**design/flow/config.mk**
```make
export PLATFORM = sky130hd
export DESIGN_NAME = ALU
export DESIGN_NICKNAME = ALU
export VERILOG_FILES = /design/flow/design.v
export SDC_FILE = /design/flow/constraint.sdc
export NUM_CORES = 4
export LEC_CHECK = 0
export ABC_AREA = 1
export CAP_MARGIN = 20
export CORE_ASPECT_RATIO = 0.7
export CORE_MARGIN = 2
export CORE_UTILIZATION = 72
export CTS_CLUSTER_DIAMETER = 254
export CTS_CLUSTER_SIZE = 98
export PLACE_DENSITY = 0.38
export SETUP_SLACK_MARGIN = -0.17
export SLEW_MARGIN = 20
export TNS_END_PERCENT = 5
```
**design/flow/constraint.sdc**
```tcl
create_clock -name core_clock -period 3.33 [get_ports {clk}]
set_input_delay 0.6660 -clock core_clock [delete_from_list [all_inputs] [get_ports {clk}]]
set_output_delay 0.6660 -clock core_clock [all_outputs]
set_load 0.01 [all_outputs]
```
**design/flow/run.sh**
```bash
#!/bin/bash
# the make line also repeats each setting of config.mk as NAME=value (left out here)
make -C /OpenROAD-flow-scripts/flow DESIGN_CONFIG=/design/flow/config.mk WORK_HOME=/design/flow/orfs CLKGATE_MAP_FILE= finish
```
**design/flow/design.v**
```verilog
module ALU #(parameter w = 8) (
    clk, rst, CE, IN_valid, MODE, CMD, OPA, OPB, Cin,
    ERR, RES, OF, COUT, G, L, E);
    input clk;
    input rst;
    input CE;
    input [1:0] IN_valid;
    input MODE;
    input [3:0] CMD;
    input [w-1:0] OPA;
    input [w-1:0] OPB;
    input Cin;
    output reg ERR;
    output reg OF;
    output reg COUT;
    output reg G;
    output reg L;
    output reg E;
    output reg [2*w:0] RES;
reg [1:0] IN_valid_t;
reg [3:0] CMD_t;
reg MODE_t, Cin_t;
reg [w-1:0] OPA_t, OPB_t;
reg ERR_t, OF_t, COUT_t, G_t, L_t, E_t;
reg [2*w:0] RES_t, RES_m;
reg signed [w-1:0] sOPA, sOPB;
reg signed [2*w:0] sRES;
reg [$clog2(w)-1:0] shift_amount;
always @(posedge clk or posedge rst) begin  
    if(rst) begin
        OPA_t <= 0;
        OPB_t <= 0;
        Cin_t <= 0;
        IN_valid_t <= 0;
        MODE_t <= 0;
        CMD_t <= 0; end
     else if(CE) begin
        OPA_t <= OPA;
        OPB_t <= OPB;
        Cin_t <= Cin;
        IN_valid_t <= IN_valid;
        MODE_t <= MODE;
        CMD_t <= CMD; end   
end
always @(*) begin
    ERR_t = 0;    
    sOPA = 0;
    sOPB = 0;
    sRES = 0;
    shift_amount = 0;
    OF_t = 0;
    COUT_t = 0;
    G_t = 0;
    L_t = 0;
    E_t = 0;
    RES_t = 0;
    if(MODE_t) begin
        case(CMD_t)
            4'b0000: begin 
                        if(IN_valid_t == 2'b11) begin
                            RES_t = OPA_t + OPB_t;
                            COUT_t = RES_t[w]; end
                        else ERR_t = 1; end
            4'b0001: begin 
                        if(IN_valid_t == 2'b11) begin
                            RES_t = OPA_t - OPB_t;
                            OF_t = (OPA_t < OPB_t) ? 1 : 0; end
                        else ERR_t = 1; end
            4'b0010: begin 
                        if(IN_valid_t == 2'b11) begin
                            RES_t = OPA_t + OPB_t + Cin_t;
                            COUT_t = RES_t[w]; end
                        else ERR_t = 1; end
            4'b0011: begin 
                        if(IN_valid_t == 2'b11) begin
                            RES_t = OPA_t - OPB_t - Cin_t;
                            OF_t = (OPA_t < (OPB_t + Cin_t)); end
                        else ERR_t = 1; end
            4'b0100: begin 
                        if(IN_valid_t[0] == 1'b1) begin
                            RES_t = OPA_t + 1'b1;
                            COUT_t = RES_t[w]; end
                        else ERR_t = 1; end
            4'b0101: begin 
                        if(IN_valid_t[0] == 1'b1) begin
                            RES_t = OPA_t - 1'b1;
                            OF_t = RES_t[w]; end
                        else ERR_t = 1; end
            4'b0110: begin 
                        if(IN_valid_t[1] == 1'b1) begin
                            RES_t = OPB_t + 1'b1;
                            COUT_t = RES_t[w]; end
                        else ERR_t = 1; end
            4'b0111: begin 
                        if(IN_valid_t[1] == 1'b1) begin
                            RES_t = OPB_t - 1'b1;
                            OF_t = RES_t[w]; end
                        else ERR_t = 1; end
            4'b1000: begin 
                        if(IN_valid_t == 2'b11) begin
                            E_t = (OPA_t == OPB_t) ? 1 : 0;
                            L_t = (OPA_t < OPB_t) ? 1 : 0;
                            G_t = (OPA_t > OPB_t) ? 1 : 0; end
                        else ERR_t = 1; end
            4'b1001: begin 
                        if(IN_valid_t == 2'b11) begin
                            RES_t = (OPA_t + 1) * (OPB_t + 1); end
                        else ERR_t = 1; end
            4'b1010: begin 
                        if(IN_valid_t == 2'b11) begin
                            RES_t = (OPA_t << 1) * OPB_t; end
                        else ERR_t = 1; end
            4'b1011: begin
                        if(IN_valid_t == 2'b11) begin
                            sOPA = $signed(OPA_t);
                            sOPB = $signed(OPB_t);
                            sRES = sOPA + sOPB;
                            RES_t = sRES;
                            OF_t = ((sOPA[w-1] == sOPB[w-1]) && (sRES[w-1] != sOPA[w-1]));
                            E_t = (sOPA == sOPB) ? 1 : 0;
                            L_t = (sOPA < sOPB) ? 1 : 0;
                            G_t = (sOPA > sOPB) ? 1 : 0; end
                        else ERR_t = 1; end
            4'b1100: begin
                        if(IN_valid_t == 2'b11) begin
                            sOPA = $signed(OPA_t);
                            sOPB = $signed(OPB_t);
                            sRES = sOPA - sOPB;
                            RES_t = sRES;
                            OF_t = ((sOPA[w-1] != sOPB[w-1]) && (sRES[w-1] != sOPA[w-1]));
                            E_t = (sOPA == sOPB) ? 1 : 0;
                            L_t = (sOPA < sOPB) ? 1 : 0;
                            G_t = (sOPA > sOPB) ? 1 : 0; end
                        else ERR_t = 1; end
            default: begin
                        RES_t = 0;
                        COUT_t = 1'b0;
                        OF_t = 1'b0;
                        G_t = 1'b0;
                        E_t = 1'b0;
                        L_t = 1'b0;
                        ERR_t = 1'b1; end
             endcase
             end
    else begin 
        case(CMD_t)
          4'b0000: begin
                      if(IN_valid_t == 2'b11) begin
                          RES_t = OPA_t & OPB_t; end
                      else ERR_t = 1; end
          4'b0001: begin
                      if(IN_valid_t == 2'b11) begin
                          RES_t = ~(OPA_t & OPB_t);
                          RES_t[2*w-1 : 8] = 0; end
                      else ERR_t = 1; end
          4'b0010: begin
                      if(IN_valid_t == 2'b11) begin
                          RES_t = OPA_t | OPB_t; end
                      else ERR_t = 1; end
          4'b0011: begin
                      if(IN_valid_t == 2'b11) begin
                          RES_t = ~(OPA_t | OPB_t);
                          RES_t[2*w-1 : 8] = 0; end
                      else ERR_t = 1; end
          4'b0100: begin
                      if(IN_valid_t == 2'b11) begin
                          RES_t = OPA_t ^ OPB_t; end
                      else ERR_t = 1; end
          4'b0101: begin
                      if(IN_valid_t == 2'b11) begin
                          RES_t = ~(OPA_t ^ OPB_t);
                          RES_t[2*w-1 : 8] = 0; end
                      else ERR_t = 1; end
          4'b0110: begin
                      if(IN_valid_t[0] == 1'b1) begin
                          RES_t = ~OPA_t;
                          RES_t[2*w-1 : 8] = 0; end
                      else ERR_t = 1; end
          4'b0111: begin
                      if(IN_valid_t[1] == 1'b1) begin
                          RES_t = ~OPB_t;
                          RES_t[2*w-1 : 8] = 0; end
                      else ERR_t = 1; end
          4'b1000: begin
                      if(IN_valid_t[0] == 1'b1) begin
                          RES_t = OPA_t >> 1; end
                      else ERR_t = 1; end
          4'b1001: begin
                      if(IN_valid_t[0] == 1'b1) begin
                          RES_t = OPA_t << 1; end
                      else ERR_t = 1; end
          4'b1010: begin
                      if(IN_valid_t[1] == 1'b1) begin
                          RES_t = OPB_t >> 1; end
                      else ERR_t = 1; end
          4'b1011: begin
                      if(IN_valid_t[1] == 1'b1) begin
                          RES_t = OPB_t << 1; end
                      else ERR_t = 1; end
          4'b1100: begin 
                      if(IN_valid_t == 2'b11) begin
                          if( |(OPB_t[(w-1) : ($clog2(w)+1)]))
                               ERR_t = 1;
                          else begin
                               shift_amount = OPB_t[$clog2(w)-1:0];
                               RES_t = {1'b0, ((OPA_t << shift_amount) | OPA_t >> (w - shift_amount))}; end end
                      else  ERR_t = 1; end
          4'b1101: begin 
                      if(IN_valid_t == 2'b11) begin
                          if( |(OPB_t[(w-1) : ($clog2(w)+1)]))
                               ERR_t = 1;
                          else begin
                               shift_amount = OPB_t[$clog2(w)-1:0];
                               RES_t = {1'b0, ((OPA_t >> shift_amount) | OPA_t << (w - shift_amount))}; end end
                      else  ERR_t = 1; end
          default: begin
                        RES_t = 0;
                        ERR_t = 1'b1; end
             endcase
             end
end
always @(posedge clk or posedge rst) begin
    if (rst) begin
        RES  <= 0;
        COUT <= 0;
        OF   <= 0;
        G    <= 0;
        L    <= 0;
        E    <= 0;
        ERR  <= 0;
        RES_m <= 0;
    end 
    else if (CE) begin
        if ((CMD_t == 4'b1001 || CMD_t == 4'b1010) && MODE_t == 1) begin
            RES_m <= RES_t;
            RES <= RES_m;
        end
        else
            RES <= RES_t;
            COUT <= COUT_t;
            OF   <= OF_t;
            G    <= G_t;
            L    <= L_t;
            E    <= E_t;
            ERR  <= ERR_t;
  end
end
endmodule
```
==> results of run 1 <==
routing by layer:
layer  GRT overflow  global-route usage
met5              0               0.404
met1              1               0.810
met3              0               0.692
met2             31               0.942
met4             19               0.762
repair_timing:
action | 4_1_cts
pin swaps | 17
setup buffers | 7
gates resized | 46
endpoints found under the setup margin | 28
cloned | 0
stage by stage:
step	area (um2)	power, mW	setup TNS, ns	util	cells
2_1_floorplan	12500	4.22	-31.03	-	1870
3_3_place_gp	14300	5.86	-37.56	0.869	2267
3_5_place_dp	14300	6.15	-42.85	0.869	2267
4_1_cts	14800	7.56	-41.09	0.900	2290
==> results_dict.tcl, run 1 <==
# collected from the flow reports
set metrics [dict create \
    edf_count 0 \
    syn_area_um2 12300 \
    cts_hold_buffers 0 \
    yosys.area.top_type_share 0.152 \
    yosys_warnings 1 \
    aoi_share 0.145 \
    cts.path.max_buffers 2 \
    yosysUniqueCellTypes 63 \
    fp_nets 2100 \
    fa_ha_area_frac 0.260 \
    xor_area_frac 0.0204 \
    simple_gate_area_frac 0.312 \
    place.gp.congestion 1.19 \
    ys_seq_elements 64 \
    grt_util_all_layers 0.802 \
    numCtsBuffers 9 \
    synth.logic.top_family "simple AND/OR/NAND/NOR gates" \
    ys.flop_type "dfrtp_1" \
    pin_count 50 \
    stop_error "[ERROR GRT-0232] Routing congestion too high. Check the congestion heatmap in the GUI." \
    most_common_cell "nand2_1" \
    gr-total-overflow 51 \
    top_cells_by_area "nand2_1 (15%), fa_1 (14%), dfrtp_1 (13%)" \
    largest_area_cell "nand2_1" \
    postSynthSeqShare 0.130 \
    syn_area_per_cell_um2 6.57 \
    rows 39 \
    root_buffer "clkbuf_16" \
    haltStage "global routing" \
    chip_area_um2 18200 \
    cts.htree.levels 3 \
    yosys_cells 1870 \
    yosys-top-cells-count "nand2_1 (499), inv_1 (293), nor2_1 (132)" \
    io_buffers 49 \
    postSynthCellCount 1870 \
    status "aborted with a tool error" \
    synth_chip_area_um2 12300 \
    synthMuxAreaShare 0 \
    place_ws_ns -1.91 \
    design.core.area_um2 16500 \
    die_w_um 160 \
    die_h_um 113 \
    fp_util 0.745 \
    synthArstFlopShare 1.00 \
    hpwl_um 39200 \
    cts.sinks 64 \
]
==> run 2: changes to the inputs <==
- ABC_AREA: 1 -> not set
- CELL_PAD_IN_SITES_GLOBAL_PLACEMENT: not set -> 2
- CORE_ASPECT_RATIO: 0.7 -> 0.5
- CORE_MARGIN: 2 -> 8
- CORE_UTILIZATION: 72 -> 45
- CTS_CLUSTER_DIAMETER: 254 -> 332
- HOLD_SLACK_MARGIN: not set -> 0.3
- PLACE_DENSITY: 0.38 -> 0.35
- SETUP_SLACK_MARGIN: -0.17 -> not set
- SLEW_MARGIN: 20 -> 40
- TNS_END_PERCENT: 5 -> 10
- clock period: 3.33 -> 6.0 ns (I/O delays scaled with it)
==> results_dict.tcl, run 2 <==
# place-and-route summary
set metrics [dict create \
    yosys_cells 1517 \
    syn_area_per_cell_um2 7.74 \
    grt_pass1_wl_um 75200 \
    ys_seq_elements 64 \
    critPathCaptureType "flip-flop" \
    design.core.area_um2 25400 \
    setup_viol 0 \
    yosys-top-cells-count "nor2_1 (169), nand2_1 (150), inv_1 (146)" \
    postSynthSeqShare 0.136 \
    worst-setup-path-type "flip-flop to flip-flop" \
    pg_comb_mw 2.76 \
    yosys.area.top_type_share 0.148 \
    aoi_share 0.203 \
    fin_crit_ns 5.82 \
    cp_common_cell "fa_1" \
    drv_slew 0 \
    tool_warnings 49 \
    top_cells_by_area "fa_1 (15%), dfrtp_1 (14%), ha_1 (12%)" \
    relSlewSlack 0.427 \
    avgRoutedWirePerCell_um 26.1 \
    rows 41 \
    r2r-start "OPA_t[0]" \
    irDropWorstVdd_mv 0.222 \
    postSynthCellCount 1517 \
    grt_pass1_vias 11878 \
    p_int_mw 1.80 \
    power_mw 3.82 \
    tns_ns 0 \
    cpPeakStageDelay_ns 0.52 \
    hp-class "flip-flop to flip-flop" \
    viasPerCell 6.38 \
    die_w_um 244 \
    whs_endpoint "RES_m[1]" \
    worst_pin_slew_ns 0.853 \
    fmax_mhz 172 \
    p_sw_mw 2.02 \
    powerSeq_mw 0.532 \
    crit_family "adder cells" \
    io_buffers 49 \
    cp.arrival_ns 6.03 \
    clkSlewWorstSetupHoldPaths_ns 0.07 \
    clock_latency_ns 0.37 \
    reg2reg_slack_ns 0.18 \
    drc 0 \
    xor_area_frac 0.0631 \
    synth_chip_area_um2 11700 \
    cts.htree.levels 3 \
    leakagePower_nw 6.04 \
    wl_um 50300 \
    yosysUniqueCellTypes 82 \
    root_buffer "clkbuf_16" \
    drt-initial-drc-count 1681 \
    fa_ha_area_frac 0.272 \
    hold_path_depth 2 \
    critPathSlowestCell "fa_1" \
    cap_violations 0 \
    top_power_group "combinational cells" \
    cts.sinks 64 \
    worst-endpoint-required_ns 6.20 \
    final_util 0.524 \
    antenna-diode-count 0 \
    hold_violations 0 \
    synthMuxAreaShare 0.0313 \
    place.gp.congestion 0.985 \
    cts.path.max_buffers 2 \
    crit_path_max_fanout 4 \
    powerDensity_nw_per_um2 287 \
    syn_area_um2 11700 \
    power_clock_mw 0.529 \
    largest_area_cell "fa_1" \
    chip_area_um2 31800 \
    startpoint_type "flip-flop" \
    ys.flop_type "dfrtp_1" \
    grt_antenna_before_repair 2 \
    cts_hold_buffers 0 \
    numCtsBuffers 9 \
    p_comb_frac 0.723 \
    worstReg2RegEnd "RES_m[15]" \
    gr-total-overflow 0 \
    yosys_warnings 1 \
    skew_ns 0.0223 \
    clkPwrFrac 0.138 \
    nNetsFinal 1807 \
    status "finished clean" \
    fin_crit_sh 0.971 \
    crit_chain "ha_1, and3_1, xnor2_1, or2_2, fa_1, fa_1, inv_1, fa_1, inv_1, fa_1, inv_1, ha_1, buf_4, nor3_1, nor2_1, nand3_1, nand4b_1, o31ai_1, xnor2_1, a22oi_1, o21ai_0" \
    hold_path_startpoint "RES_m[1]" \
    syn_to_final_growth_pct 13.4 \
    finalHoldWorstSlack_ns 0.477 \
    drtAntennaViolNets 0 \
    synthArstFlopShare 1.00 \
    firstDrtPassIters 5 \
    pin_count 50 \
    seq_power_share 0.139 \
    cts_tree "done" \
    fp_util 0.462 \
    setup.worst_path.end "RES_m[15]" \
    rsz0062_at_grt "true" \
    simple_gate_area_frac 0.214 \
    worst-r2r-cell-count 21 \
    nFillCells 2487 \
    grt_util_all_layers 0.313 \
    fp_nets 1747 \
    grt_max_degree 65 \
    most_common_cell "nor2_1" \
    hpwl_um 39000 \
    swShare 0.529 \
    synth.logic.top_family "adder cells" \
    via_count 12286 \
    critical_path_depth 21 \
    setup.worst_path.start "OPA_t[0]" \
    die_h_um 130 \
    critPathBufInv 4 \
    edf_count 0 \
]
-- run 2: through the flow --
stage | cell area, um2 | worst slack (ns) | instances
final | 13300 | 0.176 | 1926
after global routing | 13300 | -0.0990 | 1926
after CTS | 13300 | 0.00117 | 1925
after detailed placement | 13000 | 0.0593 | 1909
after global placement | 13000 | 0.164 | 1909
after floorplan | 11800 | 0.0518 | 1517
-- run 2: routing by layer --
layer | share of wire | routed length, um | GRT usage
met4 | 0.033 | 1680 | 0.106
met5 | 0.00052 | 26 | 0
met3 | 0.12 | 6180 | 0.0914
met1 | 0.44 | 22200 | 0.441
met2 | 0.40 | 20200 | 0.453
-- run 2: final cells by class --
cell class,count,area (um2),share of cell area
sequential,64,1600,0.120
inverter,158,593,0.0446
timing repair buffer,136,1140,0.0860
clock inverter,7,57.6,0.00432
tap,344,430,0.0323
clock buffer,9,225,0.0169
multi-input combinational,1208,9260,0.695
-- run 2: what timing repair did --
item                                    4_1_cts  5_1_grt
setup buffers                                 0        1
endpoints found under the setup margin        0       13
gates resized                                 0        7
==> run 3: changes to the inputs <==
- ABC_AREA: not set -> 1
- CAP_MARGIN: 20 -> 25
- CELL_PAD_IN_SITES_DETAIL_PLACEMENT: not set -> 0
- CELL_PAD_IN_SITES_GLOBAL_PLACEMENT: 2 -> not set
- CORE_ASPECT_RATIO: 0.5 -> not set
- CORE_MARGIN: 8 -> 2
- CORE_UTILIZATION: 45 -> 72
- CTS_CLUSTER_DIAMETER: 332 -> 322
- CTS_CLUSTER_SIZE: 98 -> 85
- PLACE_DENSITY: 0.35 -> 0.67
- SETUP_SLACK_MARGIN: not set -> -0.7
- SLEW_MARGIN: 40 -> 20
- TNS_END_PERCENT: 10 -> not set
- clock period: 6.0 -> 4.09 ns (I/O delays scaled with it)
==> results_dict.tcl, run 3 <==
# collected from the flow reports
set metrics [dict create \
    synth_chip_area_um2 12300 \
    io_buffers 49 \
    stop_error "[ERROR GRT-0232] Routing congestion too high. Check the congestion heatmap in the GUI." \
    pin_count 50 \
    rows 47 \
    yosys.area.top_type_share 0.152 \
    postSynthCellCount 1870 \
    synth.logic.top_family "simple AND/OR/NAND/NOR gates" \
    simple_gate_area_frac 0.312 \
    yosys_warnings 1 \
    most_common_cell "nand2_1" \
    edf_count 0 \
    cts.path.max_buffers 2 \
    yosys-top-cells-count "nand2_1 (499), inv_1 (293), nor2_1 (132)" \
    synthMuxAreaShare 0 \
    placed_area_um2 14000 \
    fa_ha_area_frac 0.260 \
    ys_seq_elements 64 \
    largest_area_cell "nand2_1" \
    place_ws_ns -1.29 \
    yosysUniqueCellTypes 63 \
    chip_area_um2 18100 \
    numCtsBuffers 9 \
    haltStage "global routing" \
    cts.sinks 64 \
    grt_util_all_layers 0.809 \
    syn_area_um2 12300 \
    synthArstFlopShare 1.00 \
    fp_util 0.739 \
    postSynthSeqShare 0.130 \
    gr-total-overflow 126 \
    aoi_share 0.145 \
    die_w_um 135 \
    ys.flop_type "dfrtp_1" \
    root_buffer "clkbuf_16" \
    syn_area_per_cell_um2 6.57 \
    cts.htree.levels 3 \
    status "aborted with a tool error" \
    cts_hold_buffers 0 \
    yosys_cells 1870 \
    fp_nets 2100 \
    place.gp.congestion 1.25 \
    die_h_um 135 \
    xor_area_frac 0.0204 \
    top_cells_by_area "nand2_1 (15%), fa_1 (14%), dfrtp_1 (13%)" \
    hpwl_um 37300 \
    design.core.area_um2 16600 \
]
==> run 3: per-layer routing <==
layer,global-route usage,overflow
met5,0.519,1
met4,0.800,41
met3,0.678,0
met2,0.949,81
met1,0.802,3
==> run 3: through the flow <==
stage | setup TNS, ns | total power, mW | cells | utilization
2_1_floorplan | -13.96 | 3.32 | 1870 | -
3_3_place_gp | -20.93 | 4.69 | 2232 | 0.840
3_5_place_dp | -26.49 | 4.90 | 2232 | 0.840
4_1_cts | -17.94 | 6.23 | 2265 | 0.889
==> run 3: timing repair <==
| item | CTS |
|---|---|
| resized | 117 |
| setup buffers | 24 |
| pin swaps | 74 |
| setup endpoints to repair | 22 |
==> run 4: changes to the inputs <==
- CAP_MARGIN: 25 -> 20
- CELL_PAD_IN_SITES_DETAIL_PLACEMENT: 0 -> 1
- CORE_UTILIZATION: 72 -> 40
- CTS_CLUSTER_DIAMETER: 322 -> 278
- CTS_CLUSTER_SIZE: 85 -> 76
- GPL_TIMING_DRIVEN: not set -> 0
- HOLD_SLACK_MARGIN: 0.3 -> not set
- MIN_ROUTING_LAYER: not set -> met2
- PLACE_DENSITY: 0.67 -> not set
- SETUP_SLACK_MARGIN: -0.7 -> 0.4
- TNS_END_PERCENT: not set -> 70
- clock period: 4.09 -> 7.44 ns (I/O delays scaled with it)
==> results_dict.tcl, run 4 <==
# place-and-route summary
set metrics [dict create \
    worst_pin_slew_ns 1.26 \
    yosysUniqueCellTypes 63 \
    setup.worst_path.start "OPB_t[0]" \
    skew_ns 0.00827 \
    startpoint_type "flip-flop" \
    synthArstFlopShare 1.00 \
    syn_area_um2 12300 \
    crit_path_max_fanout 21 \
    hpwl_um 48500 \
    logic_area_um2 9070 \
    tns_ns 0 \
    seqCellArea_um2 1610 \
    reg2reg_slack_ns 0.54 \
    edf_count 0 \
    powerSeq_mw 0.452 \
    via_count 19037 \
    aoi_share 0.145 \
    ys.flop_type "dfrtp_1" \
    stdcell_count 2335 \
    p_comb_frac 0.694 \
    worst-setup-path-type "flip-flop to flip-flop" \
    seq_power_share 0.146 \
    synth_chip_area_um2 12300 \
    die_h_um 179 \
    cpPeakStageDelay_ns 0.68 \
    worstReg2RegEnd "RES_m[15]" \
    synthMuxAreaShare 0 \
    cp_common_cell "inv_1" \
    clkSlewWorstSetupHoldPaths_ns 0.07 \
    firstDrtPassIters 13 \
    setup_slack_ns 0.543 \
    hold_path_depth 2 \
    p_sw_mw 1.74 \
    yosys.area.top_type_share 0.152 \
    cts.sinks 64 \
    p_int_mw 1.37 \
    fp_util 0.404 \
    root_buffer "clkbuf_16" \
    cts_tree "done" \
    worst-r2r-cell-count 24 \
    postSynthCellCount 1870 \
    fa_ha_area_frac 0.260 \
    setup_viol 0 \
    pin_count 50 \
    rows 64 \
    clock_latency_ns 0.36 \
    synth.logic.top_family "simple AND/OR/NAND/NOR gates" \
    most_common_cell "nand2_1" \
    fin_crit_ns 6.90 \
    fmax_mhz 145 \
    numCtsBuffers 9 \
    critical_path_depth 24 \
    place.gp.congestion 1.11 \
    largest_area_cell "nand2_1" \
    leakagePower_nw 7.17 \
    postSynthSeqShare 0.130 \
    hp-class "flip-flop to flip-flop" \
    syn_area_per_cell_um2 6.57 \
    cts.htree.levels 3 \
    gr-total-overflow 0 \
    cts.path.max_buffers 2 \
    drt-initial-drc-count 4294 \
    grt_antenna_before_repair 0 \
    setup.worst_path.end "RES_m[15]" \
    syn_to_final_growth_pct 11.2 \
    cap_violations 0 \
    pg_comb_mw 2.16 \
    die_w_um 179 \
    cp.arrival_ns 7.15 \
    io_buffers 48 \
    drv_slew 0 \
    place_ws_ns 0.254 \
    grt_util_all_layers 0.597 \
    avgRoutedWirePerCell_um 26.9 \
    clkPwrFrac 0.160 \
    swShare 0.560 \
    hold_violations 0 \
    critPathCaptureType "flip-flop" \
    nFillCells 4060 \
    power_clock_mw 0.498 \
    critPathBufInv 7 \
    viasPerCell 8.15 \
    r2r-start "OPB_t[0]" \
    drtAntennaViolNets 0 \
    drc 0 \
    yosys-top-cells-count "nand2_1 (499), inv_1 (293), nor2_1 (132)" \
    ys_seq_elements 64 \
    yosys_cells 1870 \
    tool_warnings 46 \
    crit_chain "buf_4, inv_4, o31ai_1, nand2_1, inv_1, nand2_1, fa_1, fa_1, inv_1, fa_1, inv_1, fa_1, inv_1, ha_1, a21oi_1, nor2_1, o21ai_0, nand4_1, o21ai_0, nand3b_1, nand2_1, nand3_1, o21ai_0, inv_1" \
    rsz0062_at_grt "false" \
    grt_pass1_vias 21406 \
    cts_hold_buffers 0 \
    fp_nets 2100 \
    fin_crit_sh 0.927 \
    grt_max_degree 56 \
    yosys_warnings 1 \
    whs_endpoint "RES_m[3]" \
    hold_path_startpoint "RES_m[3]" \
    xor_area_frac 0.0204 \
    design.core.area_um2 30400 \
    crit_family "adder cells" \
    powerDensity_nw_per_um2 227 \
    nNetsFinal 2162 \
    top_cells_by_area "nand2_1 (15%), fa_1 (14%), dfrtp_1 (13%)" \
    irDropWorstVdd_mv 0.169 \
    status "finished clean" \
    relSlewSlack 0.157 \
    grt_pass1_wl_um 92500 \
    critPathSlowestCell "dfrtp_1" \
    worst-endpoint-required_ns 7.69 \
    dp_cells 2315 \
    top_power_group "combinational cells" \
    chip_area_um2 32200 \
    simple_gate_area_frac 0.312 \
    wl_um 62700 \
]
-- run 4: repair_timing --
action	in CTS	in global routing
setup endpoints to repair	7	18
endpoints found under the hold margin	0	0
resized	1	11
setup buffers	0	3
-- run 4: layout make-up --
type / instances / share of cell area
tap: 396 / 0.0362
buffer: 71 / 0.0278
clock inverter: 7 / 0.00769
antenna: 2 / 0.000366
inverter: 329 / 0.0914
timing repair buffer: 52 / 0.0388
sequential: 64 / 0.118
clock buffer: 9 / 0.0165
multi-input combinational: 1405 / 0.664
-- run 4: through the flow --
step / hold slack [ns] / cell area (um2) / util / power (mW)
after detailed placement: 0.466 / 13300 / 0.437 / 2.44
after floorplan: 0.449 / 12300 / - / 1.77
final: 0.485 / 13700 / 0.449 / 3.11
after global placement: 0.464 / 13300 / 0.436 / 2.37
after CTS: 0.483 / 13600 / 0.448 / 2.94
after global routing: 0.511 / 13700 / 0.449 / 3.33
-- run 4: per-layer routing --
metal	GRT usage	vias to the layer above	share of wire
li1	-	6097	-
met5	0.315	-	0.012
met2	0.673	5556	0.44
met1	-	6368	0
met3	0.748	984	0.39
met4	0.257	32	0.16
==> run 5: changes to the inputs <==
- ABC_AREA: 1 -> not set
- CELL_PAD_IN_SITES_DETAIL_PLACEMENT: 1 -> not set
- CORE_UTILIZATION: 40 -> 68
- CTS_CLUSTER_DIAMETER: 278 -> 28
- CTS_CLUSTER_SIZE: 76 -> 31
- GPL_TIMING_DRIVEN: 0 -> not set
- MIN_ROUTING_LAYER: met2 -> not set
- PLACE_DENSITY_LB_ADDON: not set -> 0.0
- SETUP_SLACK_MARGIN: 0.4 -> 0.82
- TNS_END_PERCENT: 70 -> not set
- clock period: 7.44 -> 4.77 ns (I/O delays scaled with it)
==> results_dict.tcl, run 5 <==
# collected from the flow reports
set metrics [dict create \
    aoi_share 0.203 \
    yosysUniqueCellTypes 82 \
    grt_util_all_layers 0.765 \
    simple_gate_area_frac 0.214 \
    root_buffer "clkbuf_16" \
    xor_area_frac 0.0631 \
    place.gp.congestion 1.14 \
    fa_ha_area_frac 0.272 \
    synth.logic.top_family "adder cells" \
    die_w_um 135 \
    syn_area_per_cell_um2 7.74 \
    synth_chip_area_um2 11700 \
    yosys_cells 1517 \
    haltStage "global routing" \
    largest_area_cell "fa_1" \
    pin_count 50 \
    rows 48 \
    yosys-top-cells-count "nor2_1 (169), nand2_1 (150), inv_1 (146)" \
    hpwl_um 36900 \
    fp_nets 1747 \
    syn_area_um2 11700 \
    postSynthCellCount 1517 \
    design.core.area_um2 17100 \
    die_h_um 135 \
    gr-total-overflow 17 \
    edf_count 0 \
    stop_error "[ERROR GRT-0232] Routing congestion too high. Check the congestion heatmap in the GUI." \
    cts_hold_buffers 0 \
    io_buffers 49 \
    synthMuxAreaShare 0.0313 \
    cts.sinks 64 \
    place_ws_ns -0.530 \
    postSynthSeqShare 0.136 \
    ys.flop_type "dfrtp_1" \
    status "aborted with a tool error" \
    fp_util 0.688 \
    chip_area_um2 18300 \
    synthArstFlopShare 1.00 \
    cts.htree.levels 3 \
    top_cells_by_area "fa_1 (15%), dfrtp_1 (14%), ha_1 (12%)" \
    most_common_cell "nor2_1" \
    numCtsBuffers 9 \
    yosys.area.top_type_share 0.148 \
    yosys_warnings 1 \
    cts.path.max_buffers 2 \
    ys_seq_elements 64 \
]
[run 5: layer usage]
layer / GRT usage / GRT overflow
met5: 0.381 / 0
met4: 0.723 / 10
met3: 0.645 / 1
met2: 0.909 / 6
met1: 0.771 / 0
[run 5: per-stage QoR]
stage | instance area [um2] | hold slack, ns | cells | TNS (ns) | util
floorplan | 12100 | 0.442 | 1517 | -2.94 | -
global placement | 13900 | 0.453 | 1894 | -4.43 | 0.814
detailed placement | 13900 | 0.462 | 1894 | -7.72 | 0.814
CTS | 14500 | 0.476 | 1921 | -6.43 | 0.851
[run 5: what timing repair did]
item | CTS
endpoints found under the setup margin | 26
resized | 56
pin swaps | 26
setup buffers | 11
==> run 6: changes to the inputs <==
- ABC_AREA: not set -> 0
- CAP_MARGIN: 20 -> 5
- CELL_PAD_IN_SITES_GLOBAL_PLACEMENT: not set -> 1
- CORE_ASPECT_RATIO: not set -> 0.81
- CORE_UTILIZATION: 68 -> 30
- CTS_CLUSTER_DIAMETER: 28 -> not set
- CTS_CLUSTER_SIZE: 31 -> 66
- HOLD_SLACK_MARGIN: not set -> 0.16
- PLACE_DENSITY: not set -> 0.45
- PLACE_DENSITY_LB_ADDON: 0.0 -> not set
- SETUP_SLACK_MARGIN: 0.82 -> 2.12
- SLEW_MARGIN: 20 -> 5
- clock period: 4.77 -> 8.53 ns (I/O delays scaled with it)
==> results_dict.tcl, run 6 <==
# place-and-route summary
set metrics [dict create \
    yosysUniqueCellTypes 82 \
    critPathSlowestCell "dfrtp_2" \
    crit_family "adder cells" \
    r2r-start "OPB_t[6]" \
    fa_ha_area_frac 0.272 \
    cpPeakStageDelay_ns 0.57 \
    io_buffers 49 \
    logic_area_um2 9320 \
    dp_cells 2027 \
    grt_pass1_wl_um 80900 \
    stdcell_count 2051 \
    fin_crit_sh 0.718 \
    firstDrtPassIters 6 \
    nNetsFinal 1774 \
    synthMuxAreaShare 0.0313 \
    antenna-diode-count 0 \
    pin_count 50 \
    powerSeq_mw 0.387 \
    setup.worst_path.end "RES[16]" \
    p_sw_mw 1.45 \
    aoi_share 0.203 \
    edf_count 0 \
    rows 65 \
    postSynthCellCount 1517 \
    irDropWorstVdd_mv 0.147 \
    relSlewSlack 0.184 \
    grt_pass1_vias 11214 \
    tool_warnings 48 \
    nFillCells 4191 \
    synth_chip_area_um2 11700 \
    hold_violations 0 \
    top_cells_by_area "fa_1 (15%), dfrtp_1 (14%), ha_1 (12%)" \
    avgRoutedWirePerCell_um 26.8 \
    ys.flop_type "dfrtp_1" \
    fin_area_um2 13400 \
    setup.worst_path.start "OPB_t[6]" \
    chip_area_um2 40700 \
    cp.arrival_ns 6.40 \
    status "finished clean" \
    syn_to_final_growth_pct 14.4 \
    die_w_um 224 \
    finalHoldWorstSlack_ns 0.475 \
    via_count 11543 \
    cp_common_cell "fa_1" \
    crit_path_max_fanout 13 \
    crit_chain "inv_2, nor3_1, xnor2_1, buf_4, nand2b_1, fa_1, fa_1, inv_1, fa_1, inv_1, fa_1, inv_1, ha_1, and3_1, a22o_1, o41ai_2, o21ai_0, and2_1, o21ai_1, a211oi_1, o31ai_1" \
    synthArstFlopShare 1.00 \
    gr-total-overflow 0 \
    hpwl_um 42700 \
    placed_area_um2 12900 \
    fmax_mhz 163 \
    startpoint_type "flip-flop" \
    worst-setup-path-type "flip-flop to flip-flop" \
    drtAntennaViolNets 0 \
    setup_viol 0 \
    cts_tree "done" \
    yosys_warnings 1 \
    powerDensity_nw_per_um2 207 \
    cts.path.max_buffers 2 \
    synth.logic.top_family "adder cells" \
    critical_path_depth 21 \
    wl_um 55000 \
    pg_comb_mw 1.92 \
    hold_path_depth 2 \
    hp-class "flip-flop to flip-flop" \
    critPathBufInv 5 \
    rsz0062_at_grt "false" \
    die_h_um 182 \
    syn_area_per_cell_um2 7.74 \
    drc 0 \
    place.gp.congestion 0.925 \
    clkSlewWorstSetupHoldPaths_ns 0.06 \
    worst-r2r-cell-count 21 \
    clock_latency_ns 0.38 \
    top_power_group "combinational cells" \
    simple_gate_area_frac 0.214 \
    design.core.area_um2 38800 \
    grt_antenna_before_repair 0 \
    syn_area_um2 11700 \
    fp_nets 1747 \
    root_buffer "clkbuf_16" \
    swShare 0.522 \
    final_util 0.346 \
    grt_util_all_layers 0.273 \
    seq_power_share 0.140 \
    reg2reg_slack_ns 2.41 \
    largest_area_cell "fa_1" \
    worstReg2RegEnd "RES[16]" \
    ys_seq_elements 64 \
    grt_max_degree 58 \
    cts.htree.levels 3 \
    seqCellArea_um2 1620 \
    fin_crit_ns 6.12 \
    most_common_cell "nor2_1" \
    leakagePower_nw 5.95 \
    whs_endpoint "RES_m[3]" \
    fp_util 0.303 \
    clkPwrFrac 0.167 \
    power_clock_mw 0.464 \
    drv_slew 0 \
    cts.sinks 64 \
    cap_violations 0 \
    worst_pin_slew_ns 1.21 \
    viasPerCell 5.63 \
    yosys_cells 1517 \
    critPathCaptureType "flip-flop" \
    tns_ns 0 \
    yosys.area.top_type_share 0.148 \
    postSynthSeqShare 0.136 \
    skew_ns 0.0206 \
    xor_area_frac 0.0631 \
    worst-endpoint-required_ns 8.80 \
    p_int_mw 1.33 \
    hold_path_startpoint "RES_m[3]" \
    numCtsBuffers 9 \
    drt-initial-drc-count 1146 \
    p_comb_frac 0.693 \
    yosys-top-cells-count "nor2_1 (169), nand2_1 (150), inv_1 (146)" \
    cts_hold_buffers 0 \
]
==> run 6: repair_timing <==
action | 4_1_cts | 5_1_grt
setup buffers | 1 | 7
endpoints found under the setup margin | 8 | 6
pin swaps | 1 | 0
gates resized | 19 | 17
==> run 6: metal layers <==
layer  share of wire  global-route usage  vias to the layer above
met5               0                   0                        -
met4           0.013              0.0435                        0
li1                -                   -                     5334
met2            0.42               0.404                      396
met1            0.50               0.412                     5774
met3           0.065              0.0557                       39
==> run 6: layout make-up <==
type	instances	area share
multi-input cells	1208	0.694
flip-flops and latches	64	0.121
repair buffers	103	0.0672
well taps	502	0.0468
inverters	158	0.0445
clock buffers	10	0.0178
clock inverters	6	0.00867
==> run 6: metrics by stage <==
| stage | power, mW | setup slack (ns) |
|---|---|---|
| after global routing | 3.00 | 2.17 |
| final | 2.77 | 2.41 |
| after global placement | 2.29 | 1.75 |
| after detailed placement | 2.27 | 1.59 |
| after CTS | 2.77 | 2.16 |
| after floorplan | 1.61 | 2.15 |
==> run 7: changes to the inputs <==
- ABC_AREA: 0 -> 1
- CAP_MARGIN: 5 -> 25
- CELL_PAD_IN_SITES_DETAIL_PLACEMENT: not set -> 1
- CELL_PAD_IN_SITES_GLOBAL_PLACEMENT: 1 -> not set
- CORE_ASPECT_RATIO: 0.81 -> not set
- CORE_UTILIZATION: 30 -> 35
- CTS_CLUSTER_SIZE: 66 -> 76
- GPL_TIMING_DRIVEN: not set -> 1
- HOLD_SLACK_MARGIN: 0.16 -> not set
- PLACE_DENSITY: 0.45 -> not set
- PLACE_DENSITY_LB_ADDON: not set -> 0.01
- SETUP_SLACK_MARGIN: 2.12 -> 0.4
- SLEW_MARGIN: 5 -> 20
- clock period: 8.53 -> 7.44 ns (I/O delays scaled with it)
==> results_dict.tcl, run 7 <==
# place-and-route summary
set metrics [dict create \
    status "finished clean" \
    synthArstFlopShare 1.00 \
    via_count 13095 \
    post_cts_buffers 0 \
    relSlewSlack 0.397 \
    die_w_um 191 \
    drtAntennaViolNets 0 \
    seq_power_share 0.156 \
    largest_area_cell "nand2_1" \
    synth.logic.top_family "simple AND/OR/NAND/NOR gates" \
    critPathSlowestCell "dfrtp_1" \
    fin_crit_sh 0.825 \
    fp_util 0.356 \
    fmax_mhz 163 \
    reg2reg_slack_ns 1.30 \
    fin_crit_ns 6.14 \
    syn_to_final_growth_pct 10.1 \
    powerSeq_mw 0.454 \
    place.gp.congestion 0.944 \
    setup_viol 0 \
    fin_area_um2 13500 \
    firstDrtPassIters 5 \
    viasPerCell 5.57 \
    cts.path.max_buffers 2 \
    place_ws_ns 1.34 \
    setup.worst_path.end "RES[11]" \
    worstReg2RegEnd "RES[11]" \
    postSynthCellCount 1870 \
    cts.htree.levels 3 \
    cts.sinks 64 \
    most_common_cell "nand2_1" \
    hpwl_um 44000 \
    avgRoutedWirePerCell_um 23.6 \
    drv_slew 0 \
    grt_pass1_wl_um 85000 \
    stdcell_count 2353 \
    top_power_group "combinational cells" \
    cts_hold_buffers 0 \
    syn_area_um2 12300 \
    ys.flop_type "dfrtp_1" \
    fa_ha_area_frac 0.260 \
    numCtsBuffers 9 \
    power_clock_mw 0.450 \
    p_sw_mw 1.59 \
    yosysUniqueCellTypes 63 \
    startpoint_type "flip-flop" \
    top_cells_by_area "nand2_1 (15%), fa_1 (14%), dfrtp_1 (13%)" \
    tns_ns 0 \
    final_util 0.392 \
    clkSlewWorstSetupHoldPaths_ns 0.06 \
    drt-initial-drc-count 1166 \
    xor_area_frac 0.0204 \
    finalHoldWorstSlack_ns 0.484 \
    chip_area_um2 36600 \
    io_buffers 49 \
    nNetsFinal 2123 \
    pin_count 50 \
    edf_count 0 \
    hold_violations 0 \
    fp_nets 2100 \
    worst-r2r-cell-count 24 \
    postSynthSeqShare 0.130 \
    p_comb_frac 0.690 \
    synth_chip_area_um2 12300 \
    grt_max_degree 65 \
    grt_util_all_layers 0.312 \
    clock_latency_ns 0.36 \
    simple_gate_area_frac 0.312 \
    cts_tree "done" \
    drc 0 \
    crit_chain "ha_1, nand3_4, nor2_4, xor2_2, inv_1, nand2_1, fa_1, fa_1, inv_1, fa_1, inv_1, fa_1, inv_1, ha_1, a21oi_1, nor2_1, nor2_1, nand3_1, nand3_1, nand2_1, o21ai_1, nand2_1, nand2_1, a31oi_1" \
    tool_warnings 46 \
    hold_path_depth 2 \
    critical_path_depth 24 \
    hp-class "flip-flop to flip-flop" \
    setup_slack_ns 1.30 \
    r2r-start "OPB_t[0]" \
    syn_area_per_cell_um2 6.57 \
    root_buffer "clkbuf_16" \
    cp.arrival_ns 6.34 \
    cap_violations 0 \
    cpPeakStageDelay_ns 0.87 \
    hold_path_startpoint "RES_m[7]" \
    worst-endpoint-required_ns 7.64 \
    crit_path_max_fanout 19 \
    aoi_share 0.145 \
    critPathBufInv 4 \
    design.core.area_um2 34500 \
    wl_um 55500 \
    nFillCells 4559 \
    yosys.area.top_type_share 0.152 \
    grt_pass1_vias 13726 \
    grt_antenna_before_repair 0 \
    worst_pin_slew_ns 0.905 \
    p_int_mw 1.32 \
    setup.worst_path.start "OPB_t[0]" \
    die_h_um 191 \
    leakagePower_nw 7.08 \
    power_mw 2.91 \
    irDropWorstVdd_mv 0.0962 \
    cts_resized 0 \
    swShare 0.547 \
    antenna-diode-count 0 \
    crit_family "adder cells" \
    gr-total-overflow 0 \
    rsz0062_at_grt "false" \
    powerDensity_nw_per_um2 215 \
    critPathCaptureType "flip-flop" \
    yosys_warnings 1 \
    placed_area_um2 13200 \
    synthMuxAreaShare 0 \
    worst-setup-path-type "flip-flop to flip-flop" \
    clkPwrFrac 0.154 \
    yosys_cells 1870 \
    rows 68 \
    dp_cells 2337 \
    yosys-top-cells-count "nand2_1 (499), inv_1 (293), nor2_1 (132)" \
    ys_seq_elements 64 \
    whs_endpoint "RES_m[7]" \
    pg_comb_mw 2.01 \
    skew_ns 0.0135 \
]
## run 7: layer usage
layer,GRT usage,vias to the layer above,share of wire
met5,0,-,0
met4,0.119,0,0.039
met3,0.0540,109,0.068
met2,0.491,466,0.44
met1,0.426,6485,0.45
li1,-,6035,-
## run 7: cell type report
cell class                 instances  area [um2]  area share
inverter                         329        1240      0.0919
clock buffer                      10         239      0.0177
timing repair buffer              84         748      0.0553
clock inverter                     6        67.6     0.00499
sequential                        64        1600       0.118
multi-input combinational       1405        9070       0.670
tap                              455         569      0.0421
==> run 8: changes to the inputs <==
- ABC_AREA: 1 -> not set
- CELL_PAD_IN_SITES_DETAIL_PLACEMENT: 1 -> 0
- CELL_PAD_IN_SITES_GLOBAL_PLACEMENT: not set -> 2
- CORE_ASPECT_RATIO: not set -> 0.5
- CORE_MARGIN: 2 -> 7
- CORE_UTILIZATION: 35 -> 44
- CTS_CLUSTER_DIAMETER: not set -> 389
- CTS_CLUSTER_SIZE: 76 -> 98
- GPL_TIMING_DRIVEN: 1 -> not set
- PLACE_DENSITY: not set -> 0.41
- PLACE_DENSITY_LB_ADDON: 0.01 -> not set
- SETUP_SLACK_MARGIN: 0.4 -> 1.33
- TNS_END_PERCENT: not set -> 15
==> results_dict.tcl, run 8 <==
# place-and-route summary
set metrics [dict create \
    status "finished clean" \
    power_clock_mw 0.427 \
    grt_pass1_vias 11684 \
    yosys.area.top_type_share 0.148 \
    setup.worst_path.end "RES[10]" \
    clkSlewWorstSetupHoldPaths_ns 0.07 \
    startpoint_type "flip-flop" \
    edf_count 0 \
    fp_nets 1747 \
    syn_area_um2 11700 \
    setup_slack_ns 1.52 \
    pg_comb_mw 2.23 \
    cts.path.max_buffers 2 \
    synthArstFlopShare 1.00 \
    largest_area_cell "fa_1" \
    grt_util_all_layers 0.307 \
    reg2reg_slack_ns 1.52 \
    hp-class "flip-flop to flip-flop" \
    hold_violations 0 \
    drt-initial-drc-count 1355 \
    place_ws_ns 0.694 \
    finalHoldWorstSlack_ns 0.482 \
    fmax_mhz 169 \
    logic_area_um2 9360 \
    hold_path_startpoint "RES_m[2]" \
    drtAntennaViolNets 0 \
    syn_to_final_growth_pct 12.0 \
    clkPwrFrac 0.138 \
    ys.flop_type "dfrtp_1" \
    die_h_um 130 \
    irDropWorstVdd_mv 0.154 \
    worst_pin_slew_ns 1.10 \
    gr-total-overflow 0 \
    worstReg2RegEnd "RES[10]" \
    synth.logic.top_family "adder cells" \
    cpPeakStageDelay_ns 0.54 \
    cts.sinks 64 \
    worst-r2r-cell-count 20 \
    tns_ns 0 \
    grt_max_degree 65 \
    cap_violations 0 \
    worst-endpoint-required_ns 7.67 \
    crit_path_max_fanout 8 \
    place.gp.congestion 1.01 \
    die_w_um 245 \
    most_common_cell "nor2_1" \
    synth_chip_area_um2 11700 \
    r2r-start "OPB_t[1]" \
    synthMuxAreaShare 0.0313 \
    dp_cells 1881 \
    rows 42 \
    antenna-diode-count 0 \
    simple_gate_area_frac 0.214 \
    ys_seq_elements 64 \
    fin_crit_sh 0.796 \
    postSynthCellCount 1517 \
    seqCellArea_um2 1610 \
    cts_tree "done" \
    io_buffers 49 \
    setup.worst_path.start "OPB_t[1]" \
    avgRoutedWirePerCell_um 26.1 \
    top_cells_by_area "fa_1 (15%), dfrtp_1 (14%), ha_1 (12%)" \
    relSlewSlack 0.249 \
    critical_path_depth 20 \
    aoi_share 0.203 \
    numCtsBuffers 9 \
    p_int_mw 1.42 \
    grt_antenna_before_repair 3 \
    critPathCaptureType "flip-flop" \
    wl_um 49500 \
    pin_count 50 \
    drc 0 \
    p_comb_frac 0.722 \
    seq_power_share 0.139 \
    critPathBufInv 3 \
    crit_chain "ha_1, nand3_1, xnor2_2, buf_4, nor2_1, fa_1, fa_1, fa_1, inv_1, fa_1, inv_1, ha_1, and3_1, a22o_1, nor2_1, xnor2_1, a22oi_2, o221ai_2, and2_1, a221o_1" \
    xor_area_frac 0.0631 \
    worst-setup-path-type "flip-flop to flip-flop" \
    top_power_group "combinational cells" \
    cts.htree.levels 3 \
    cp_common_cell "fa_1" \
    setup_viol 0 \
    syn_area_per_cell_um2 7.74 \
    hold_path_depth 2 \
    crit_family "adder cells" \
    yosysUniqueCellTypes 82 \
    hpwl_um 38400 \
    cts_hold_buffers 0 \
    tool_warnings 50 \
    fin_crit_ns 5.92 \
    nFillCells 2597 \
    fp_util 0.446 \
    rsz0062_at_grt "true" \
    postSynthSeqShare 0.136 \
    critPathSlowestCell "fa_1" \
    leakagePower_nw 5.91 \
    clock_latency_ns 0.35 \
    chip_area_um2 31700 \
    fa_ha_area_frac 0.272 \
    swShare 0.539 \
    stdcell_count 1898 \
    p_sw_mw 1.66 \
    firstDrtPassIters 6 \
    powerSeq_mw 0.429 \
    cp.arrival_ns 6.15 \
    yosys_cells 1517 \
    design.core.area_um2 26300 \
    root_buffer "clkbuf_16" \
    powerDensity_nw_per_um2 235 \
    drv_slew 0 \
    nNetsFinal 1771 \
    yosys-top-cells-count "nor2_1 (169), nand2_1 (150), inv_1 (146)" \
    whs_endpoint "RES_m[2]" \
    skew_ns 0.0127 \
    yosys_warnings 1 \
    viasPerCell 6.31 \
    via_count 11978 \
    grt_pass1_wl_um 74000 \
]
-- run 8: repair_timing --
action | CTS | global route
setup endpoints to repair | 18 | 19
pin swaps | 0 | 3
resized | 12 | 19
setup buffers | 0 | 1
-- run 8: routing by layer --
layer,vias to the layer above,GRT usage,share of wire
li1,5314,-,-
met1,5885,0.429,0.44
met2,683,0.445,0.41
met3,92,0.122,0.13
met4,4,0.0587,0.023
met5,-,0,0.00047
-- run 8: per-stage QoR --
step           utilization  instance area, um2  power, mW
2_1_floorplan            -               11700       1.84
3_3_place_gp         0.482               12700       2.54
3_5_place_dp         0.482               12700       2.57
4_1_cts              0.495               13000       3.03
5_1_grt              0.499               13200       3.33
6_report             0.499               13200       3.09
-- run 8: cell type report --
cell class,count,area share
inverter,158,0.0451
multi-input combinational,1208,0.712
clock buffer,10,0.0182
sequential,64,0.122
tap,352,0.0335
clock inverter,6,0.00324
timing repair buffer,100,0.0663
==> run 9: changes to the inputs <==
- CELL_PAD_IN_SITES_GLOBAL_PLACEMENT: 2 -> not set
- CORE_ASPECT_RATIO: 0.5 -> 1.99
- PLACE_DENSITY: 0.41 -> 0.37
- SETUP_SLACK_MARGIN: 1.33 -> -0.7
- SLEW_MARGIN: 20 -> 30
==> results_dict.tcl, run 9 <==
# place-and-route summary
set metrics [dict create \
    status "finished clean" \
    crit_family "adder cells" \
    place.gp.congestion 1.05 \
    postSynthSeqShare 0.136 \
    fin_crit_sh 0.922 \
    design.core.area_um2 26300 \
    swShare 0.522 \
    synth.logic.top_family "adder cells" \
    tns_ns 0 \
    fa_ha_area_frac 0.272 \
    hold_path_startpoint "RES_m[16]" \
    leakagePower_nw 5.92 \
    numCtsBuffers 9 \
    simple_gate_area_frac 0.214 \
    setup_viol 0 \
    cts.sinks 64 \
    most_common_cell "nor2_1" \
    critPathCaptureType "flip-flop" \
    setup.worst_path.start "OPB_t[3]" \
    power_mw 3.19 \
    hp-class "flip-flop to flip-flop" \
    cts_tree "done" \
    critical_path_depth 20 \
    setup.worst_path.end "RES[16]" \
    power_clock_mw 0.535 \
    worst_pin_slew_ns 1.00 \
    antenna-diode-count 0 \
    nNetsFinal 1776 \
    drt-initial-drc-count 1179 \
    yosys_warnings 1 \
    fin_crit_ns 6.86 \
    rsz0062_at_grt "false" \
    fp_util 0.447 \
    crit_chain "nand4_1, nor3_1, xnor2_1, nand2b_1, fa_1, fa_1, inv_1, fa_1, inv_1, fa_1, inv_1, ha_1, and3_1, a22o_1, o41ai_1, o21ai_0, and2_1, o21ai_0, a211oi_1, o31ai_1" \
    seqCellArea_um2 1600 \
    powerSeq_mw 0.436 \
    startpoint_type "flip-flop" \
    p_int_mw 1.53 \
    syn_area_um2 11700 \
    yosys_cells 1517 \
    cpPeakStageDelay_ns 0.74 \
    aoi_share 0.203 \
    rows 84 \
    irDropWorstVdd_mv 0.231 \
    r2r-start "OPB_t[3]" \
    pin_count 50 \
    firstDrtPassIters 8 \
    via_count 12098 \
    worst-endpoint-required_ns 7.69 \
    p_sw_mw 1.67 \
    avgRoutedWirePerCell_um 28.4 \
    largest_area_cell "fa_1" \
    worst-setup-path-type "flip-flop to flip-flop" \
    grt_antenna_before_repair 0 \
    root_buffer "clkbuf_16" \
    skew_ns 0.00979 \
    whs_endpoint "RES_m[16]" \
    nFillCells 2688 \
    hold_path_depth 2 \
    pg_comb_mw 2.22 \
    synth_chip_area_um2 11700 \
    drc 0 \
    cap_violations 0 \
    die_w_um 130 \
    io_buffers 49 \
    grt_util_all_layers 0.342 \
    top_power_group "combinational cells" \
    ys.flop_type "dfrtp_1" \
    synthArstFlopShare 1.00 \
    critPathBufInv 3 \
    fmax_mhz 146 \
    syn_to_final_growth_pct 11.6 \
    relSlewSlack 0.324 \
    cts_resized 0 \
    yosysUniqueCellTypes 82 \
    yosys.area.top_type_share 0.148 \
    grt_pass1_wl_um 78900 \
    viasPerCell 6.38 \
    yosys-top-cells-count "nor2_1 (169), nand2_1 (150), inv_1 (146)" \
    cp_common_cell "fa_1" \
    top_cells_by_area "fa_1 (15%), dfrtp_1 (14%), ha_1 (12%)" \
    postSynthCellCount 1517 \
    grt_pass1_vias 12266 \
    hold_violations 0 \
    worstReg2RegEnd "RES[16]" \
    clkSlewWorstSetupHoldPaths_ns 0.07 \
    critPathSlowestCell "xnor2_1" \
    reg2reg_slack_ns 0.58 \
    wl_um 53900 \
    seq_power_share 0.136 \
    drv_slew 0 \
    chip_area_um2 31700 \
    syn_area_per_cell_um2 7.74 \
    crit_path_max_fanout 17 \
    powerDensity_nw_per_um2 244 \
    die_h_um 244 \
    gr-total-overflow 0 \
    fp_nets 1747 \
    grt_max_degree 65 \
    worst-r2r-cell-count 20 \
    logic_area_um2 9220 \
    cts_hold_buffers 0 \
    clkPwrFrac 0.167 \
    edf_count 0 \
    ys_seq_elements 64 \
    tool_warnings 48 \
    post_cts_buffers 0 \
    synthMuxAreaShare 0.0313 \
    cts.htree.levels 3 \
    clock_latency_ns 0.35 \
    cts.path.max_buffers 2 \
    drtAntennaViolNets 0 \
    xor_area_frac 0.0631 \
    cp.arrival_ns 7.11 \
    hpwl_um 43100 \
    p_comb_frac 0.696 \
]
## run 9: per-stage QoR
| stage | hold slack (ns) | std cells | setup slack [ns] | instance area, um2 | util |
|---|---|---|---|---|---|
| after floorplan | 0.440 | 1517 | 1.06 | 11700 | - |
| after global placement | 0.456 | 1879 | 0.812 | 12700 | 0.485 |
| after detailed placement | 0.467 | 1879 | 0.668 | 12700 | 0.485 |
| after CTS | 0.480 | 1895 | 0.636 | 13100 | 0.498 |
| after global routing | 0.500 | 1895 | 0.221 | 13100 | 0.498 |
| final | 0.480 | 1895 | 0.578 | 13100 | 0.498 |
## run 9: layout make-up
cell class	instances	area share
Inverter	158	0.0453
Clock buffer	9	0.0172
Tap cell	344	0.0329
Multi-Input combinational cell	1208	0.704
Timing Repair Buffer	105	0.0692
Clock inverter	7	0.00955
Sequential cell	64	0.122
## run 9: layer usage
metal | track usage | share of wire
met2 | 0.615 | 0.52
met4 | 0.296 | 0.11
met5 | 0 | 0
met1 | 0.335 | 0.32
met3 | 0.0456 | 0.056
==> run 10: changes to the inputs <==
- CAP_MARGIN: 25 -> 20
- CELL_PAD_IN_SITES_DETAIL_PLACEMENT: 0 -> not set
- CORE_ASPECT_RATIO: 1.99 -> not set
- CORE_MARGIN: 7 -> 2
- CORE_UTILIZATION: 44 -> 72
- CTS_CLUSTER_DIAMETER: 389 -> 28
- CTS_CLUSTER_SIZE: 98 -> 47
- PLACE_DENSITY: 0.37 -> not set
- PLACE_DENSITY_LB_ADDON: not set -> 0.0
- SETUP_SLACK_MARGIN: -0.7 -> 0.94
- SLEW_MARGIN: 30 -> 20
- TNS_END_PERCENT: 15 -> 5
- clock period: 7.44 -> 4.77 ns (I/O delays scaled with it)
==> results_dict.tcl, run 10 <==
# collected from the flow reports
set metrics [dict create \
    cts.htree.levels 3 \
    most_common_cell "nor2_1" \
    hpwl_um 34800 \
    die_w_um 132 \
    yosysUniqueCellTypes 82 \
    syn_area_per_cell_um2 7.74 \
    xor_area_frac 0.0631 \
    synth_chip_area_um2 11700 \
    synth.logic.top_family "adder cells" \
    synthArstFlopShare 1.00 \
    synthMuxAreaShare 0.0313 \
    haltStage "global routing" \
    grt_util_all_layers 0.734 \
    cts.path.max_buffers 2 \
    stop_error "[ERROR GRT-0232] Routing congestion too high. Check the congestion heatmap in the GUI." \
    yosys_cells 1517 \
    edf_count 0 \
    top_cells_by_area "fa_1 (15%), dfrtp_1 (14%), ha_1 (12%)" \
    design.core.area_um2 15900 \
    ys_seq_elements 64 \
    cts.sinks 64 \
    ys.flop_type "dfrtp_1" \
    yosys-top-cells-count "nor2_1 (169), nand2_1 (150), inv_1 (146)" \
    gr-total-overflow 29 \
    yosys_warnings 1 \
    largest_area_cell "fa_1" \
    die_h_um 132 \
    postSynthSeqShare 0.136 \
    simple_gate_area_frac 0.214 \
    yosys.area.top_type_share 0.148 \
    rows 46 \
    chip_area_um2 17300 \
    place.gp.congestion 1.20 \
    root_buffer "clkbuf_16" \
    post_cts_buffers 0 \
    io_buffers 49 \
    fp_util 0.739 \
    postSynthCellCount 1517 \
    numCtsBuffers 9 \
    fa_ha_area_frac 0.272 \
    syn_area_um2 11700 \
    fp_nets 1747 \
    dp_cells 1889 \
    status "aborted with a tool error" \
    aoi_share 0.203 \
    pin_count 50 \
]
==> run 10: through the flow <==
stage / setup TNS [ns] / instance area (um2) / setup WS [ns]
after CTS: -9.12 / 14300 / -0.566
after detailed placement: -10.10 / 13800 / -0.668
after global placement: -6.58 / 13800 / -0.413
after floorplan: -3.68 / 12100 / -0.396
==> run 10: timing repair <==
item / CTS
endpoints found under the setup margin: 26
hold buffers: 0
resized: 23
pin swaps: 16
==> run 10: layer usage <==
metal	GRT usage	GRT overflow
met5	0.120	0
met4	0.725	15
met3	0.565	0
met2	0.919	14
met1	0.740	0
==> run 11: changes to the inputs <==
- ABC_AREA: not set -> 1
- CELL_PAD_IN_SITES_DETAIL_PLACEMENT: not set -> 2
- CORE_ASPECT_RATIO: not set -> 1.45
- CORE_UTILIZATION: 72 -> 38
- CTS_CLUSTER_DIAMETER: 28 -> not set
- CTS_CLUSTER_SIZE: 47 -> 24
- GPL_ROUTABILITY_DRIVEN: not set -> 1
- GPL_TIMING_DRIVEN: not set -> 1
- HOLD_SLACK_MARGIN: not set -> 0.09
- MAX_ROUTING_LAYER: not set -> met5
- PLACE_DENSITY_LB_ADDON: 0.0 -> not set
- SETUP_SLACK_MARGIN: 0.94 -> not set
- SLEW_MARGIN: 20 -> 10
- TNS_END_PERCENT: 5 -> 75
- clock period: 4.77 -> 5.06 ns (I/O delays scaled with it)
==> results_dict.tcl, run 11 <==
# collected from the flow reports
set metrics [dict create \
    pin_count 50 \
    gr-total-overflow 65 \
    synthMuxAreaShare 0 \
    chip_area_um2 33800 \
    cts_hold_buffers 0 \
    yosys-top-cells-count "nand2_1 (499), inv_1 (293), nor2_1 (132)" \
    synthArstFlopShare 1.00 \
    numCtsBuffers 9 \
    edf_count 0 \
    placed_area_um2 13900 \
    die_w_um 153 \
    haltStage "global routing" \
    die_h_um 221 \
    io_buffers 49 \
    ys_seq_elements 64 \
    ys.flop_type "dfrtp_1" \
    postSynthCellCount 1870 \
    hpwl_um 58700 \
    xor_area_frac 0.0204 \
    yosys.area.top_type_share 0.152 \
    yosys_cells 1870 \
    yosysUniqueCellTypes 63 \
    cts.htree.levels 3 \
    place.gp.congestion 1.03 \
    postSynthSeqShare 0.130 \
    dp_cells 2387 \
    stop_error "[ERROR GRT-0232] Routing congestion too high. Check the congestion heatmap in the GUI." \
    synth.logic.top_family "simple AND/OR/NAND/NOR gates" \
    root_buffer "clkbuf_16" \
    design.core.area_um2 32000 \
    fp_util 0.384 \
    syn_area_per_cell_um2 6.57 \
    top_cells_by_area "nand2_1 (15%), fa_1 (14%), dfrtp_1 (13%)" \
    syn_area_um2 12300 \
    cts.path.max_buffers 2 \
    synth_chip_area_um2 12300 \
    fp_nets 2100 \
    largest_area_cell "nand2_1" \
    fa_ha_area_frac 0.260 \
    simple_gate_area_frac 0.312 \
    aoi_share 0.145 \
    rows 79 \
    cts.sinks 64 \
    yosys_warnings 1 \
    grt_util_all_layers 0.629 \
    status "aborted with a tool error" \
    most_common_cell "nand2_1" \
]
-- run 11: repair_timing --
item,CTS
gates cloned,0
setup buffers,20
pin swaps,88
setup endpoints to repair,24
endpoints found under the hold margin,0
gates resized,175
-- run 11: per-stage QoR --
stage | setup WS [ns] | hold slack [ns]
after CTS | -0.240 | 0.487
after detailed placement | -1.18 | 0.475
after global placement | -0.234 | 0.462
after floorplan | 0.00998 | 0.449
-- run 11: routing by layer --
layer	overflow	GRT usage
met5	0	0.0404
met4	25	0.654
met3	0	0.389
met2	39	0.915
met1	1	0.583
==> run 12: changes to the inputs <==
- ABC_AREA: 1 -> not set
- CAP_MARGIN: 20 -> 25
- CELL_PAD_IN_SITES_DETAIL_PLACEMENT: 2 -> 0
- CORE_ASPECT_RATIO: 1.45 -> 0.5
- CORE_MARGIN: 2 -> 7
- CORE_UTILIZATION: 38 -> 60
- CTS_CLUSTER_DIAMETER: not set -> 389
- CTS_CLUSTER_SIZE: 24 -> 98
- GPL_ROUTABILITY_DRIVEN: 1 -> not set
- GPL_TIMING_DRIVEN: 1 -> not set
- HOLD_SLACK_MARGIN: 0.09 -> not set
- MAX_ROUTING_LAYER: met5 -> not set
- PLACE_DENSITY: not set -> 0.38
- SETUP_SLACK_MARGIN: not set -> -0.7
- SLEW_MARGIN: 10 -> 20
- TNS_END_PERCENT: 75 -> 15
- clock period: 5.06 -> 7.44 ns (I/O delays scaled with it)
==> results_dict.tcl, run 12 <==
# place-and-route summary
set metrics [dict create \
    setup_viol 0 \
    skew_ns 0.0166 \
    avgRoutedWirePerCell_um 26.9 \
    crit_chain "ha_1, and3_1, xnor2_1, or2_2, fa_1, fa_1, inv_1, fa_1, inv_1, fa_1, inv_1, ha_1, and3_1, a22o_1, o41ai_1, o21ai_0, and2_1, o21ai_0, a211oi_1, o31ai_1" \
    worst-setup-path-type "flip-flop to flip-flop" \
    synth.logic.top_family "adder cells" \
    cts_tree "done" \
    critPathSlowestCell "xnor2_1" \
    nNetsFinal 1765 \
    pg_comb_mw 2.20 \
    logic_area_um2 9210 \
    worst-r2r-cell-count 20 \
    whs_endpoint "RES_m[3]" \
    place.gp.congestion 1.16 \
    synth_chip_area_um2 11700 \
    yosys_warnings 1 \
    pin_count 50 \
    rsz0062_at_grt "false" \
    crit_path_max_fanout 12 \
    p_sw_mw 1.67 \
    hold_violations 0 \
    cts.path.max_buffers 2 \
    wl_um 48500 \
    numCtsBuffers 9 \
    yosys.area.top_type_share 0.148 \
    fin_crit_sh 0.896 \
    grt_pass1_wl_um 73800 \
    hp-class "flip-flop to flip-flop" \
    cp_common_cell "fa_1" \
    cpPeakStageDelay_ns 0.71 \
    cts.htree.levels 3 \
    ys_seq_elements 64 \
    worst_pin_slew_ns 1.17 \
    rows 35 \
    fmax_mhz 150 \
    synthArstFlopShare 1.00 \
    power_clock_mw 0.498 \
    setup.worst_path.start "OPA_t[0]" \
    fin_crit_ns 6.67 \
    simple_gate_area_frac 0.214 \
    chip_area_um2 23900 \
    cts.sinks 64 \
    top_power_group "combinational cells" \
    status "finished clean" \
    critPathCaptureType "flip-flop" \
    design.core.area_um2 18800 \
    most_common_cell "nor2_1" \
    io_buffers 49 \
    die_h_um 113 \
    seqCellArea_um2 1600 \
    drv_slew 0 \
    top_cells_by_area "fa_1 (15%), dfrtp_1 (14%), ha_1 (12%)" \
    powerSeq_mw 0.445 \
    yosysUniqueCellTypes 82 \
    drtAntennaViolNets 0 \
    cp.arrival_ns 6.91 \
    post_cts_buffers 0 \
    firstDrtPassIters 6 \
    yosys_cells 1517 \
    seq_power_share 0.141 \
    postSynthCellCount 1517 \
    nFillCells 1497 \
    critical_path_depth 20 \
    worst-endpoint-required_ns 7.68 \
    viasPerCell 6.98 \
    tool_warnings 48 \
    root_buffer "clkbuf_16" \
    setup.worst_path.end "RES[16]" \
    grt_antenna_before_repair 1 \
    hold_path_startpoint "RES_m[3]" \
    tns_ns 0 \
    p_int_mw 1.48 \
    synthMuxAreaShare 0.0313 \
    syn_area_per_cell_um2 7.74 \
    hpwl_um 37600 \
    ys.flop_type "dfrtp_1" \
    cts_hold_buffers 0 \
    drc 0 \
    hold_path_depth 2 \
    yosys-top-cells-count "nor2_1 (169), nand2_1 (150), inv_1 (146)" \
    critPathBufInv 3 \
    cap_violations 0 \
    swShare 0.530 \
    powerDensity_nw_per_um2 244 \
    antenna-diode-count 0 \
    clkSlewWorstSetupHoldPaths_ns 0.06 \
    fp_util 0.625 \
    grt_util_all_layers 0.402 \
    startpoint_type "flip-flop" \
    die_w_um 212 \
    worstReg2RegEnd "RES[16]" \
    aoi_share 0.203 \
    relSlewSlack 0.212 \
    fp_nets 1747 \
    r2r-start "OPA_t[0]" \
    cts_resized 0 \
    syn_to_final_growth_pct 9.64 \
    postSynthSeqShare 0.136 \
    p_comb_frac 0.700 \
    leakagePower_nw 5.84 \
    irDropWorstVdd_mv 0.226 \
    clkPwrFrac 0.158 \
    via_count 12562 \
    drt-initial-drc-count 2021 \
    grt_pass1_vias 12196 \
    fa_ha_area_frac 0.272 \
    reg2reg_slack_ns 0.77 \
    syn_area_um2 11700 \
    clock_latency_ns 0.36 \
    xor_area_frac 0.0631 \
    crit_family "adder cells" \
    edf_count 0 \
    grt_max_degree 65 \
    power_mw 3.15 \
    gr-total-overflow 0 \
    largest_area_cell "fa_1" \
]
[run 12: layout make-up]
class                           count  area share
Clock buffer                        9      0.0175
Clock inverter                      7     0.00797
Inverter                          158      0.0461
Multi-Input combinational cell   1208       0.715
Sequential cell                    64       0.124
Tap cell                          259      0.0252
Timing Repair Buffer               94      0.0638
[run 12: layer usage]
metal / up-vias / part of all wire / global-route usage
met1: 5993 / 0.38 / 0.534
met3: 222 / 0.19 / 0.212
met5: - / 0.00037 / 0
li1: 5312 / - / -
met4: 2 / 0.045 / 0.143
met2: 1033 / 0.39 / 0.549
[run 12: stage by stage]
step | setup slack [ns] | hold slack [ns] | util | cell area, um2 | cells
after detailed placement | 0.878 | 0.466 | 0.667 | 12500 | 1783
after global routing | 0.488 | 0.498 | 0.685 | 12900 | 1799
after CTS | 0.881 | 0.477 | 0.685 | 12900 | 1799
after global placement | 1.16 | 0.452 | 0.667 | 12500 | 1781
after floorplan | 1.06 | 0.440 | - | 11700 | 1517
final | 0.775 | 0.474 | 0.685 | 12900 | 1799
Power figures rest on the tool's default switching activity, not on a simulated workload.
